==> run a <==
==> flow/design.v <==
module vedic_2x2 (
    input  [1:0] a,
    input  [1:0] b,
    output [3:0] product
);
    wire [3:0] partial;
    wire c1, c2;
    assign partial[0] = a[0] & b[0];
    assign partial[1] = a[1] & b[0];
    assign partial[2] = a[0] & b[1];
    assign partial[3] = a[1] & b[1];
    assign product[0] = partial[0];
    assign {c1, product[1]} = partial[1] + partial[2];
    assign {c2, product[2]} = partial[3] + c1;
    assign product[3] = c2;
endmodule
module vedic_mult #(
    parameter WIDTH = 8
)(
    input  [WIDTH-1:0] a,
    input  [WIDTH-1:0] b,
    output [2*WIDTH-1:0] product
);
    generate
        if (WIDTH == 2) begin : base_case
            vedic_2x2 v2x2 (
                .a(a),
                .b(b),
                .product(product)
            );
        end else begin : recursive_case
            localparam HALF_WIDTH = WIDTH / 2;
            wire [WIDTH-1:0] q0, q1, q2, q3;
            wire [2*WIDTH-1:0] aligned_q0, aligned_q1, aligned_q2, aligned_q3;
            wire [2*WIDTH-1:0] temp1, temp2;
            vedic_mult #(HALF_WIDTH) m0 (
                .a(a[HALF_WIDTH-1:0]),
                .b(b[HALF_WIDTH-1:0]),
                .product(q0)
            );
            vedic_mult #(HALF_WIDTH) m1 (
                .a(a[WIDTH-1:HALF_WIDTH]),
                .b(b[HALF_WIDTH-1:0]),
                .product(q1)
            );
            vedic_mult #(HALF_WIDTH) m2 (
                .a(a[HALF_WIDTH-1:0]),
                .b(b[WIDTH-1:HALF_WIDTH]),
                .product(q2)
            );
            vedic_mult #(HALF_WIDTH) m3 (
                .a(a[WIDTH-1:HALF_WIDTH]),
                .b(b[WIDTH-1:HALF_WIDTH]),
                .product(q3)
            );
            assign aligned_q0 = {{WIDTH{1'b0}}, q0};
            assign aligned_q1 = {{HALF_WIDTH{1'b0}}, q1, {HALF_WIDTH{1'b0}}};
            assign aligned_q2 = {{HALF_WIDTH{1'b0}}, q2, {HALF_WIDTH{1'b0}}};
            assign aligned_q3 = {q3, {WIDTH{1'b0}}};
            assign temp1 = aligned_q0 + aligned_q1;
            assign temp2 = temp1 + aligned_q2;
            assign product = temp2 + aligned_q3;
        end
    endgenerate
endmodule
module sigmoid_activation #(
    parameter WIDTH = 16,
    parameter FRAC_BITS = 11
)(
    input  signed [WIDTH-1:0] x,
    output [WIDTH-1:0] y
);
    localparam signed [WIDTH-1:0] NEG_THRESHOLD = -(4 << FRAC_BITS);
    localparam signed [WIDTH-1:0] POS_THRESHOLD = (4 << FRAC_BITS);
    localparam [WIDTH-1:0] ZERO_VAL = {WIDTH{1'b0}};
    localparam [WIDTH-1:0] HALF_VAL = (1 << (WIDTH-1));
    localparam [WIDTH-1:0] ONE_VAL  = {WIDTH{1'b1}};
    reg [WIDTH-1:0] y_reg;
    always @(*) begin
        if ($signed(x) < NEG_THRESHOLD)
            y_reg = ZERO_VAL;
        else if ($signed(x) > POS_THRESHOLD)
            y_reg = ONE_VAL;
        else
            y_reg = HALF_VAL + {{3{x[WIDTH-1]}}, x[WIDTH-1:3]};
    end
    assign y = y_reg;
endmodule
module mac_unit #(
    parameter DATA_WIDTH = 8,
    parameter ACCUM_WIDTH = 32,
    parameter OUTPUT_WIDTH = 16,
    parameter USE_SQRT_CSLA = 1,
    parameter ENABLE_ACTIVATION = 1,
    parameter FRAC_BITS = 11
)(
    input  clk,
    input  rst_n,
    input  enable,
    input  clear_acc,
    input  [DATA_WIDTH-1:0] input_data,
    input  [DATA_WIDTH-1:0] weight,
    output [OUTPUT_WIDTH-1:0] mac_out,
    output [OUTPUT_WIDTH-1:0] activated_out,
    output valid,
    output overflow
);
    localparam MULT_WIDTH = 2 * DATA_WIDTH;
    wire [MULT_WIDTH-1:0] mult_result;
    reg [ACCUM_WIDTH-1:0] accumulator;
    reg [ACCUM_WIDTH-1:0] next_acc;
    wire [ACCUM_WIDTH:0] acc_sum;
    reg overflow_reg;
    reg valid_reg;
    vedic_mult #(
        .WIDTH(DATA_WIDTH)
    ) multiplier (
        .a(input_data),
        .b(weight),
        .product(mult_result)
    );
    assign acc_sum = {1'b0, accumulator} + {{(ACCUM_WIDTH-MULT_WIDTH+1){1'b0}}, mult_result};
    always @(*) begin
        if (enable) begin
            if (clear_acc) begin
                next_acc = {{(ACCUM_WIDTH-MULT_WIDTH){1'b0}}, mult_result};
            end else begin
                next_acc = acc_sum[ACCUM_WIDTH-1:0];
            end
        end else if (clear_acc) begin
            next_acc = {ACCUM_WIDTH{1'b0}};
        end else begin
            next_acc = accumulator;
        end
    end
    always @(posedge clk or negedge rst_n) begin
        if (!rst_n)
            accumulator <= {ACCUM_WIDTH{1'b0}};
        else
            accumulator <= next_acc;
    end
    always @(posedge clk or negedge rst_n) begin
        if (!rst_n)
            overflow_reg <= 1'b0;
        else if (clear_acc)
            overflow_reg <= 1'b0;
        else if (enable && acc_sum[ACCUM_WIDTH])
            overflow_reg <= 1'b1;
    end
    assign overflow = overflow_reg;
    assign mac_out = accumulator[OUTPUT_WIDTH-1:0];
    generate
        if (ENABLE_ACTIVATION) begin : gen_activation
            sigmoid_activation #(
                .WIDTH(OUTPUT_WIDTH),
                .FRAC_BITS(FRAC_BITS)
            ) activation (
                .x(mac_out),
                .y(activated_out)
            );
        end else begin : no_activation
            assign activated_out = mac_out;
        end
    endgenerate
    always @(posedge clk or negedge rst_n) begin
        if (!rst_n)
            valid_reg <= 1'b0;
        else
            valid_reg <= enable;
    end
    assign valid = valid_reg;
endmodule
module mac_array #(
    parameter NUM_CHANNELS = 4,
    parameter DATA_WIDTH = 8,
    parameter ACCUM_WIDTH = 32,
    parameter OUTPUT_WIDTH = 16
)(
    input  clk,
    input  rst_n,
    input  [NUM_CHANNELS-1:0] enable,
    input  [NUM_CHANNELS-1:0] clear_acc,
    input  [DATA_WIDTH*NUM_CHANNELS-1:0] input_data,
    input  [DATA_WIDTH*NUM_CHANNELS-1:0] weight,
    output [OUTPUT_WIDTH*NUM_CHANNELS-1:0] mac_out,
    output [OUTPUT_WIDTH*NUM_CHANNELS-1:0] activated_out,
    output [NUM_CHANNELS-1:0] valid,
    output [NUM_CHANNELS-1:0] overflow
);
    genvar i;
    generate
        for (i = 0; i < NUM_CHANNELS; i = i + 1) begin : mac_channels
            mac_unit #(
                .DATA_WIDTH(DATA_WIDTH),
                .ACCUM_WIDTH(ACCUM_WIDTH),
                .OUTPUT_WIDTH(OUTPUT_WIDTH)
            ) mac_inst (
                .clk(clk),
                .rst_n(rst_n),
                .enable(enable[i]),
                .clear_acc(clear_acc[i]),
                .input_data(input_data[DATA_WIDTH*(i+1)-1:DATA_WIDTH*i]),
                .weight(weight[DATA_WIDTH*(i+1)-1:DATA_WIDTH*i]),
                .mac_out(mac_out[OUTPUT_WIDTH*(i+1)-1:OUTPUT_WIDTH*i]),
                .activated_out(activated_out[OUTPUT_WIDTH*(i+1)-1:OUTPUT_WIDTH*i]),
                .valid(valid[i]),
                .overflow(overflow[i])
            );
        end
    endgenerate
endmodule
==> flow/run.sh <==
#!/bin/bash
# the make line also repeats each setting of config.mk as NAME=value (left out here)
make -C /OpenROAD-flow-scripts/flow DESIGN_CONFIG=/design/flow/config.mk WORK_HOME=/design/flow/orfs CLKGATE_MAP_FILE= finish
==> flow/config.mk <==
export PLATFORM = sky130hd
export DESIGN_NAME = mac_array
export DESIGN_NICKNAME = mac_array
export VERILOG_FILES = /design/flow/design.v
export SDC_FILE = /design/flow/constraint.sdc
export NUM_CORES = 4
export LEC_CHECK = 0
export CAP_MARGIN = 20
export CORE_MARGIN = 2
export CORE_UTILIZATION = 70
export CTS_CLUSTER_SIZE = 45
export MAX_ROUTING_LAYER = met4
export PLACE_DENSITY = 0.64
export SLEW_MARGIN = 20
export TNS_END_PERCENT = 5
==> flow/constraint.sdc <==
create_clock -name core_clock -period 7.07 [get_ports {clk}]
set_input_delay 1.4140 -clock core_clock [delete_from_list [all_inputs] [get_ports {clk}]]
set_output_delay 1.4140 -clock core_clock [all_outputs]
set_load 0.01 [all_outputs]
==> run b (differences from run a) <==
CORE_ASPECT_RATIO = 0.5   (was default)
CORE_UTILIZATION = 72   (was 70)
CTS_CLUSTER_DIAMETER = 329   (was default)
CTS_CLUSTER_SIZE = 99   (was 45)
MAX_ROUTING_LAYER = default   (was met4)
PLACE_DENSITY = default   (was 0.64)
SETUP_SLACK_MARGIN = -0.44   (was default)
TNS_END_PERCENT = default   (was 5)
==> flow/constraint.sdc (replaced) <==
create_clock -name core_clock -period 4.52 [get_ports {clk}]
set_input_delay 0.9040 -clock core_clock [delete_from_list [all_inputs] [get_ports {clk}]]
set_output_delay 0.9040 -clock core_clock [all_outputs]
set_load 0.01 [all_outputs]
==> run c (differences from run a) <==
CORE_UTILIZATION = 58   (was 70)
CTS_CLUSTER_SIZE = default   (was 45)
MAX_ROUTING_LAYER = default   (was met4)
PLACE_DENSITY = default   (was 0.64)
TNS_END_PERCENT = default   (was 5)
==> flow/constraint.sdc (replaced) <==
create_clock -name core_clock -period 5.59 [get_ports {clk}]
set_input_delay 1.1180 -clock core_clock [delete_from_list [all_inputs] [get_ports {clk}]]
set_output_delay 1.1180 -clock core_clock [all_outputs]
set_load 0.01 [all_outputs]
==> results <==
| metric | run c | run b | run a |
|---|---|---|---|
| Most common cell in the netlist | ha_1 | ha_1 | ha_1 |
| Clock H-tree levels | 4 | - | 4 |
| Floorplan die area | 38300 sq um | 31080 sq um | 31860 sq um |
| Clock Sinks | 136 | - | 136 |
| Bufs on Longest Clock Path | 2 | - | 2 |
| Global placer's final weighted congestion | 0.9090 | 0.9543 | 0.9309 |
| Cell type with the largest total area after synthesis | ha_1 | ha_1 | ha_1 |
| Root Buffer Master | clkbuf_16 | - | clkbuf_16 |
| Number of CTS-inserted buffers | 17 | - | 17 |
| And+or+nand+nor area frac | 0.1927 | 0.1927 | 0.1927 |
| Total cell area at the placement stage | 27130 sq um | 27230 sq um | 25780 sq um |
| Height of the die | 195.7 um | 125.7 um | 178.5 um |
| Die X-Extent | 195.7 um | 247.3 um | 178.5 um |
| Mux cell area share | 0.02213 | 0.02213 | 0.02213 |
| Hold Buf Count CTS | 0 | - | 0 |
| Worst setup timing slack at the placement stage | -2.451 ns | -3.441 ns | -1.466 ns |
| Placed Cells incl. Taps | 3438 | 3383 | 3324 |
| Count of cells resized by post-cts repair | 436 | - | 223 |
| Number of core rows | 70 | 44 | 63 |
| Count of buffers added by post-CTS timing repair for setup | 88 | - | 16 |
| Count of boundary I/O pins | 210 | 210 | 210 |
| Outcome | failed layout checks | stopped before the end | stopped before the end |
| Stage where the flow stopped | - | 4_1_cts | 5_1_grt |
| Violated checks | setup timing | - | - |
| Core area | 36430 sq um | 29070 sq um | 29800 sq um |
| Share of the core filled by cells before placement | 0.5851 | 0.7333 | 0.7154 |
| Half-perimeter wire length of the detailed placement result | 45890 um | 57130 um | 45650 um |

* * *

==> job 8430 <==
Starts from the design.v that is shown in full above.
clock: 8.5 ns
lec_check: 0
cap_margin: 20
core_aspect_ratio: 1.76
core_margin: 2
core_utilization: 44
cts_cluster_diameter: 242
cts_cluster_size: 98
setup_slack_margin: -0.8
slew_margin: 20
run.sh (not shown) runs the stock make flow with config.mk's settings and CLKGATE_MAP_FILE=.
==> inputs of job 8403, as changes to job 8430 <==
Settings changed: CORE_ASPECT_RATIO 1.76 to not set, CORE_UTILIZATION 44 to 72, CTS_CLUSTER_DIAMETER 242 to not set, CTS_CLUSTER_SIZE 98 to not set, PLACE_DENSITY set to 0.95, SETUP_SLACK_MARGIN -0.8 to not set.
==> flow/constraint.sdc (replaced) <==
create_clock -name core_clock -period 7.57 [get_ports {clk}]
set_input_delay 1.5140 -clock core_clock [delete_from_list [all_inputs] [get_ports {clk}]]
set_output_delay 1.5140 -clock core_clock [all_outputs]
set_load 0.01 [all_outputs]
==> inputs of job 658, as changes to job 8430 <==
Settings changed: CORE_ASPECT_RATIO 1.76 to not set, CORE_UTILIZATION 44 to 48, CTS_CLUSTER_DIAMETER 242 to not set, CTS_CLUSTER_SIZE 98 to not set, SETUP_SLACK_MARGIN -0.8 to not set.
==> flow/constraint.sdc (replaced) <==
create_clock -name core_clock -period 8.31 [get_ports {clk}]
set_input_delay 1.6620 -clock core_clock [delete_from_list [all_inputs] [get_ports {clk}]]
set_output_delay 1.6620 -clock core_clock [all_outputs]
set_load 0.01 [all_outputs]
==> GITHUB_STEP_SUMMARY <==
### Flow metrics

| Metric | Value |
|---|---|
| Status | `no timing/DRC/antenna violations` |
| Combinational share of power | `0.806` |
| Drc violations | `0` |
| Clock buffer count | `17` |
| DP Worst Slack | `-0.705 ns` |
| FP Rows | `77` |
| Max frequency | `0.123 GHz` |
| R2r setup slk | `between 5 and 6 ns` |
| Crit share post-route | `0.979` |
| WP buf/inv | `2` |
# the run above: job 658

==> GITHUB_STEP_SUMMARY <==
### Flow metrics

| Metric | Value |
|---|---|
| Blocking Checks | `negative setup slack` |
| Signal buffers | `439` |
| Clock buffer count | `22` |
| Max frequency | `approximately 0.11 GHz` |
| Combinational share of power | `0.796` |
| Final WL | `57.6 mm` |
| R2r setup slk | `5.30 ns` |
| Drc violations | `0` |
| Status | `finished with violations` |
| WP buf/inv | `3` |
| DP Worst Slack | `-0.670 ns` |
| Total nets after synthesis | `3068` |
| Final setup vio count | `23` |
| Final setup margin | `-0.203 ns` |
| M1 WL | `20.9 mm` |
# the run above: job 8430

==> GITHUB_STEP_SUMMARY <==
## Implementation flow summary

| Metric | Value |
|---|---|
| Status | `did not finish` |
| Exit stage | `global routing (5_1_grt)` |
| Run Error | `[ERROR GRT-0116] Global routing finished with congestion. Check the congestion regions in the DRC Viewer.` |
| Mux frac, synth | `0.0221` |
| Cell Type Count | `67` |
| Yosys aoi share | `0.151` |
| Sinks on Clock Net | `136` |
| Syn avg cell area | `8.44 sq um` |
| M1 GR Usage | `0.833` |
| TritonCTS Buffers | `17` |
| FP Rows | `62` |
| PostCTS Resize Cnt | `between 300 and 400` |
| DP Worst Slack | `-1.23 ns` |
| Clk buf depth | `2` |
| Setup Buffers After CTS | `49` |
# the run above: job 8403


* * *

==> inputs of job 1123 <==
Starts from the design.v that is shown in full above.
Settings: LEC_CHECK=0, CAP_MARGIN=20, CORE_ASPECT_RATIO=0.5, CORE_MARGIN=2, CORE_UTILIZATION=72, CTS_CLUSTER_DIAMETER=374, CTS_CLUSTER_SIZE=99, PLACE_DENSITY=0.36, SETUP_SLACK_MARGIN=-0.44, SLEW_MARGIN=20; clock period 4.52 ns.
==> inputs of job 4287, as changes to job 1123 <==
CORE_UTILIZATION = 43   (was 72)
CTS_CLUSTER_DIAMETER = 242   (was 374)
CTS_CLUSTER_SIZE = 98   (was 99)
PLACE_DENSITY = not set   (was 0.36)
SETUP_SLACK_MARGIN = not set   (was -0.44)
==> flow/constraint.sdc (replaced) <==
create_clock -name core_clock -period 8.5 [get_ports {clk}]
set_input_delay 1.7000 -clock core_clock [delete_from_list [all_inputs] [get_ports {clk}]]
set_output_delay 1.7000 -clock core_clock [all_outputs]
set_load 0.01 [all_outputs]
==> inputs of job 5828, as changes to job 1123 <==
CORE_ASPECT_RATIO = not set   (was 0.5)
CORE_UTILIZATION = 40   (was 72)
CTS_CLUSTER_DIAMETER = not set   (was 374)
CTS_CLUSTER_SIZE = not set   (was 99)
PLACE_DENSITY = not set   (was 0.36)
SETUP_SLACK_MARGIN = not set   (was -0.44)
==> flow/constraint.sdc (replaced) <==
create_clock -name core_clock -period 8.31 [get_ports {clk}]
set_input_delay 1.6620 -clock core_clock [delete_from_list [all_inputs] [get_ports {clk}]]
set_output_delay 1.6620 -clock core_clock [all_outputs]
set_load 0.01 [all_outputs]
==> comparison table <==
Fraction of power spent switching nets: job 1123 -; job 4287 46.0%; job 5828 45.5%
Worst endpoint data arrival time: job 1123 -; job 4287 8.62 ns; job 5828 8.48 ns
Wire length after detailed routing: job 1123 -; job 4287 52.1 mm; job 5828 54.0 mm
Core utilization before placement: job 1123 73.3%; job 4287 43.8%; job 5828 40.5%
Post-CTS setup buffer count: job 1123 -; job 4287 0; job 5828 1
Fillers: job 1123 -; job 4287 4611; job 5828 4954
Final weighted congestion in routability-driven placement: job 1123 0.954; job 4287 0.847; job 5828 0.893
Share of the final layout cell area in sequential cells: job 1123 -; job 4287 13.1%; job 5828 12.9%
Met3 WL post-DR: job 1123 -; job 4287 987 microns; job 5828 1.69 mm
CTS clk-pin slew, worst paths: job 1123 -; job 4287 0.07 ns; job 5828 0.06 ns
Combinational gate count: job 1123 -; job 4287 2000; job 5828 2000
Total of hold buffers inserted after clock tree synthesis: job 1123 -; job 4287 0; job 5828 0
Initial detailed-routing violation count: job 1123 -; job 4287 716; job 5828 689
Number of warnings in the stage logs: job 1123 -; job 4287 39; job 5828 38
Pin slew with the least headroom to its limit: job 1123 -; job 4287 1.04 ns; job 5828 1.01 ns
Critical-path cell with the highest stage delay: job 1123 -; job 4287 sky130_fd_sc_hd__fa_1; job 5828 sky130_fd_sc_hd__fa_1
Routed vias/inst: job 1123 -; job 4287 5.11; job 5828 5.15
Result of the run: job 1123 stopped before the end; job 4287 complete, no violations; job 5828 complete, no violations
Failing step: job 1123 clock tree synthesis (4_1_cts); job 4287 -; job 5828 -
Late-Pin Clk Latency: job 1123 -; job 4287 0.44 ns; job 5828 0.44 ns
Non-clock buffer count: job 1123 -; job 4287 426; job 5828 454
Highest routing layer actually used: job 1123 -; job 4287 met4; job 5828 met4
Worst hold path class: job 1123 -; job 4287 reg -> reg; job 5828 reg -> reg
No activity file was given, so power comes from the tool's default toggle rates.
